Setup of exp/amber:
==> flow/design.v <==
`timescale 1ns / 1ps
module scrambler
 #(parameter WIDTH = 32,
   parameter SEED = 7'b1111111)
  (input aclk,
   input aresetn,
   input [WIDTH-1:0] s_axis_tdata,
   input [3:0] s_axis_tuser,
   input s_axis_tvalid,
   output s_axis_tready,
   input s_axis_tlast,
   output reg [WIDTH-1:0] m_axis_tdata,
   output reg [3:0] m_axis_tuser,
   output reg m_axis_tvalid,
   input m_axis_tready,
   output reg m_axis_tlast);
  localparam TAIL_MASK = {{7{1'b0}}, {(WIDTH-7){1'b1}}};
  wire axis_tready_int = m_axis_tready;
  assign s_axis_tready = axis_tready_int;
  wire m_handshake = m_axis_tvalid && axis_tready_int;
  wire s_handshake = s_axis_tvalid && axis_tready_int;
  reg [6:0] lfsr;
  wire [WIDTH-1:0] fb;
  genvar i;
  generate
    for (i = 0; i < WIDTH; i = i + 1) begin : gen_feedback
      if (i < 4)
        assign fb[i] = lfsr[i+3] ^ lfsr[i];
      else if (i < 7)
        assign fb[i] = lfsr[i] ^ fb[i-4];
      else
        assign fb[i] = fb[i-7] ^ fb[i-4];
    end
  endgenerate
  always @(posedge aclk)
    if (~aresetn) begin
      m_axis_tdata <= {WIDTH{1'b0}};
      m_axis_tuser <= 4'h0;
      m_axis_tlast <= 1'b0;
      m_axis_tvalid <= 1'b0;
    end
    else if (s_handshake) begin
      if (s_axis_tlast)
        m_axis_tdata <= (s_axis_tdata ^ fb) & TAIL_MASK;
      else
        m_axis_tdata <= s_axis_tdata ^ fb;
      m_axis_tuser <= s_axis_tuser;
      m_axis_tlast <= s_axis_tlast;
      m_axis_tvalid <= 1'b1;
    end
    else if (m_handshake)
      m_axis_tvalid <= 1'b0;
  always @(posedge aclk)
    if (~aresetn)
      lfsr <= SEED;
    else if (s_handshake)
      lfsr <= fb[WIDTH-1:WIDTH-7];
endmodule
`timescale 1ns / 1ps
module encoder
 #(parameter WIDTH = 24)
  (input aclk,
   input aresetn,
   input [WIDTH-1:0] s_axis_tdata,
   input [3:0] s_axis_tuser,
   input s_axis_tvalid,
   output s_axis_tready,
   input s_axis_tlast,
   output reg [2*WIDTH-1:0] m_axis_tdata,
   output reg [3:0] m_axis_tuser,
   output reg m_axis_tvalid,
   input m_axis_tready,
   output reg m_axis_tlast);
  localparam HISTSIZE = 6;
  wire axis_tready_int = m_axis_tready;
  assign s_axis_tready = axis_tready_int;
  wire m_handshake = m_axis_tvalid && axis_tready_int;
  wire s_handshake = s_axis_tvalid && axis_tready_int;
  reg [2*WIDTH-1:0] m_axis_tdata_int;
  wire [WIDTH-1:0] g0;
  wire [WIDTH-1:0] g1;
  wire [2*WIDTH-1:0] hr;
  wire [2*WIDTH-1:0] tfr;
  wire [2*WIDTH-1:0] ttr;
  reg [HISTSIZE-1:0] history;
  wire [WIDTH+HISTSIZE-1:0] operand = {s_axis_tdata, history};
  genvar i;
  generate
    for (i = 0; i < WIDTH; i = i + 1) begin : gen_poly
      assign g0[i] = operand[i+6] ^ operand[i+4] ^ operand[i+3] ^ operand[i+1] ^ operand[i];
      assign g1[i] = g0[i] ^ operand[i+5] ^ operand[i+1];
    end
    for (i = 0; i < 2*WIDTH-1; i = i + 2) begin : gen_half_rate
      assign hr[i]   = g0[i/2];
      assign hr[i+1] = g1[i/2];
    end
    for (i = 0; i < 3*WIDTH/2-2; i = i + 3) begin : gen_two_thirds
      assign ttr[i]   = g0[2*(i/3)];
      assign ttr[i+1] = g1[2*(i/3)];
      assign ttr[i+2] = g0[2*(i/3)+1];
    end
    for (i = 0; i < 4*WIDTH/3-3; i = i + 4) begin : gen_three_fourths
      assign tfr[i]   = g0[i-i/4];
      assign tfr[i+1] = g1[i-i/4];
      assign tfr[i+2] = g0[i-i/4+1];
      assign tfr[i+3] = g1[i-i/4+2];
    end
  endgenerate
  assign ttr[2*WIDTH-1:3*WIDTH/2] = 0;
  assign tfr[2*WIDTH-1:4*WIDTH/3] = 0;
  always @*
    case (s_axis_tuser)
      4'b1111, 4'b0111, 4'b1011, 4'b0011:
        m_axis_tdata_int = tfr;
      4'b0001:
        m_axis_tdata_int = ttr;
      default:
        m_axis_tdata_int = hr;
    endcase
  always @(posedge aclk)
    if (~aresetn) begin
      m_axis_tdata <= {2*WIDTH{1'b0}};
      m_axis_tuser <= 4'h0;
      m_axis_tlast <= 1'b0;
      m_axis_tvalid <= 1'b0;
    end
    else if (s_handshake) begin
      m_axis_tdata <= m_axis_tdata_int;
      m_axis_tuser <= s_axis_tuser;
      m_axis_tlast <= s_axis_tlast;
      m_axis_tvalid <= 1'b1;
    end
    else if (m_handshake)
      m_axis_tvalid <= 1'b0;
  always @(posedge aclk)
    if (~aresetn)
      history <= {HISTSIZE{1'b0}};
    else if (s_handshake)
      history <= s_axis_tdata[WIDTH-1:WIDTH-HISTSIZE];
endmodule
`timescale 1ns / 1ps
module system
  #(parameter WIDTH = 24)
   (input aclk,
    input aresetn,
    input [WIDTH-1:0] s_axis_tdata,
    input s_axis_tvalid,
    output s_axis_tready,
    input s_axis_tlast,
    input [3:0] s_axis_tuser,
    output [2*WIDTH-1:0] m_axis_tdata,
    output m_axis_tvalid,
    input m_axis_tready,
    output m_axis_tlast,
    output [3:0] m_axis_tuser);
    localparam SEED = 7'b1011101;
    wire [WIDTH-1:0] s2e_tdata;
    wire s2e_tvalid;
    wire s2e_tready;
    wire s2e_tlast;
    wire [3:0] s2e_tuser;
    scrambler #(.WIDTH(WIDTH), .SEED(SEED)) scrambler_i(
        .aclk(aclk),
        .aresetn(aresetn),
        .s_axis_tdata(s_axis_tdata),
        .s_axis_tvalid(s_axis_tvalid),
        .s_axis_tready(s_axis_tready),
        .s_axis_tuser(s_axis_tuser),
        .s_axis_tlast(s_axis_tlast),
        .m_axis_tdata(s2e_tdata),
        .m_axis_tvalid(s2e_tvalid),
        .m_axis_tready(s2e_tready),
        .m_axis_tuser(s2e_tuser),
        .m_axis_tlast(s2e_tlast)
    );
    encoder #(.WIDTH(WIDTH)) encoder_i(
        .aclk(aclk),
        .aresetn(aresetn),
        .s_axis_tdata(s2e_tdata),
        .s_axis_tvalid(s2e_tvalid),
        .s_axis_tready(s2e_tready),
        .s_axis_tuser(s2e_tuser),
        .s_axis_tlast(s2e_tlast),
        .m_axis_tdata(m_axis_tdata),
        .m_axis_tvalid(m_axis_tvalid),
        .m_axis_tready(m_axis_tready),
        .m_axis_tuser(m_axis_tuser),
        .m_axis_tlast(m_axis_tlast)
    );
endmodule
==> flow/config.mk <==
export PLATFORM = sky130hd
export DESIGN_NAME = system
export DESIGN_NICKNAME = system
export VERILOG_FILES = /design/flow/design.v
export SDC_FILE = /design/flow/constraint.sdc
export NUM_CORES = 4
export LEC_CHECK = 0
export ABC_AREA = 1
export CAP_MARGIN = 20
export CORE_MARGIN = 2
export CORE_UTILIZATION = 72
export CTS_CLUSTER_DIAMETER = 378
export CTS_CLUSTER_SIZE = 93
export HOLD_SLACK_MARGIN = -0.09
export PLACE_DENSITY = 0.36
export SETUP_SLACK_MARGIN = 0.13
export SLEW_MARGIN = 20
==> flow/constraint.sdc <==
create_clock -name core_clock -period 2.07 [get_ports {aclk}]
set_input_delay 0.4140 -clock core_clock [delete_from_list [all_inputs] [get_ports {aclk}]]
set_output_delay 0.4140 -clock core_clock [all_outputs]
set_load 0.01 [all_outputs]
run.sh (not shown) runs the stock make flow with config.mk's settings and CLKGATE_MAP_FILE=.
exp/amber finished end to end and its layout was clean on timing, DRC and antenna.
Inputs modified between exp/amber and exp/umber:
Settings: removing CTS_CLUSTER_DIAMETER (formerly 378); changing CORE_UTILIZATION from 72 to 40; removing CTS_CLUSTER_SIZE (formerly 93); removing ABC_AREA (formerly 1); removing PLACE_DENSITY (formerly 0.36); removing SETUP_SLACK_MARGIN (formerly 0.13); removing HOLD_SLACK_MARGIN (formerly -0.09); changing the clock period (ns, I/O delays scaled along) from 2.07 to 2.78.
==> comparison <==
What exp/amber reported for per-instance average area after synthesis has to be multiplied by 1.4 to get the figure for exp/umber. exp/umber vs exp/amber on number of core rows: exp/umber is the higher one. Changes observed in exp/umber relative to exp/amber: area of the synthesized netlist per yosys stat shows a reduction of about 1.5%; synthesized cell count shows a reduction of 275. Run comparison: exp/umber largest non-sequential cell family by area XOR/XNOR gates; exp/amber largest non-sequential cell family by area simple AND/OR/NAND/NOR gates.
Input-level comparison between exp/raven and exp/umber:
Settings: changing CORE_UTILIZATION from 40 to 69.
## What came out
Looking at largest clock skew in the final design, exp/raven sits 3.4 ps above exp/umber.
exp/umber has a higher data arrival time of the critical path than exp/raven.
Overall die area (exp/raven vs. exp/umber) decreases by more than a quarter
exp/raven ran to completion and came out clean on the timing, design-rule and antenna checks.
Share of the cycle needed by the critical path after routing: exp/raven < exp/umber
Compared with exp/umber, in exp/raven power shows a reduction of 0.31 mW; total wire length after detailed routing shows a reduction of 4.0%.
| achievable clock frequency | higher: exp/raven |
Setup changes, exp/raven to exp/tundra
Settings: changing CAP_MARGIN from 20 to 40; setting HOLD_SLACK_MARGIN to 0.28 for the first time; changing CORE_UTILIZATION from 69 to 66; changing the clock period (ns, I/O delays scaled along) from 2.78 to 1.67.
==> results <==
Fraction of registers with async set or reset after synthesis: exp/tundra vs exp/raven identical. exp/tundra did not finish: a tool error stopped it during global routing. exp/tundra vs. exp/raven: cell count after placement grew by about 14%; share of the yosys chip area belonging to registers has remained practically unchanged; post-CTS setup repair buffer count higher; placeable core region has increased; die height +2.1 um. Die size ended up 4.4% higher on exp/tundra than on exp/raven. Diff exp/raven -> exp/tundra | horizontal die dimension | up by a few percent.
> inputs changed (exp/tundra -> exp/ember)
Settings: HOLD_SLACK_MARGIN removed (was 0.28); CORE_UTILIZATION changed from 66 to 40; CAP_MARGIN changed from 40 to 20; the clock period (ns, I/O delays scaled along) changed from 1.67 to 4.0.
Notes after the runs:
Per the final summary, exp/ember finished and its layout is clean on timing, DRC and antenna. Measured against each other, exp/tundra and exp/ember differ in pre-placement core utilization, the higher figure coming from exp/tundra. Post-cts gate resize count was lower in exp/ember than in exp/tundra. Compared exp/ember vs exp/tundra, and placed instance area is down in exp/ember.
Modified inputs, exp/onyx compared to exp/ember
Settings: putting CTS_CLUSTER_DIAMETER at 287 where nothing was set; putting PLACE_DENSITY at 0.35 where nothing was set; swapping 40 for 56 in CORE_UTILIZATION; putting CTS_CLUSTER_SIZE at 87 where nothing was set; putting TNS_END_PERCENT at 15 where nothing was set.
### Flow results
- The placer congestion estimate on exp/ember is in line with that on exp/onyx.
- Per the comparison of exp/onyx with exp/ember, wire length down 3.7%; average vias per placed instance up about 4.4%.
Power figures rest on the tool's default switching activity, not on a simulated workload.
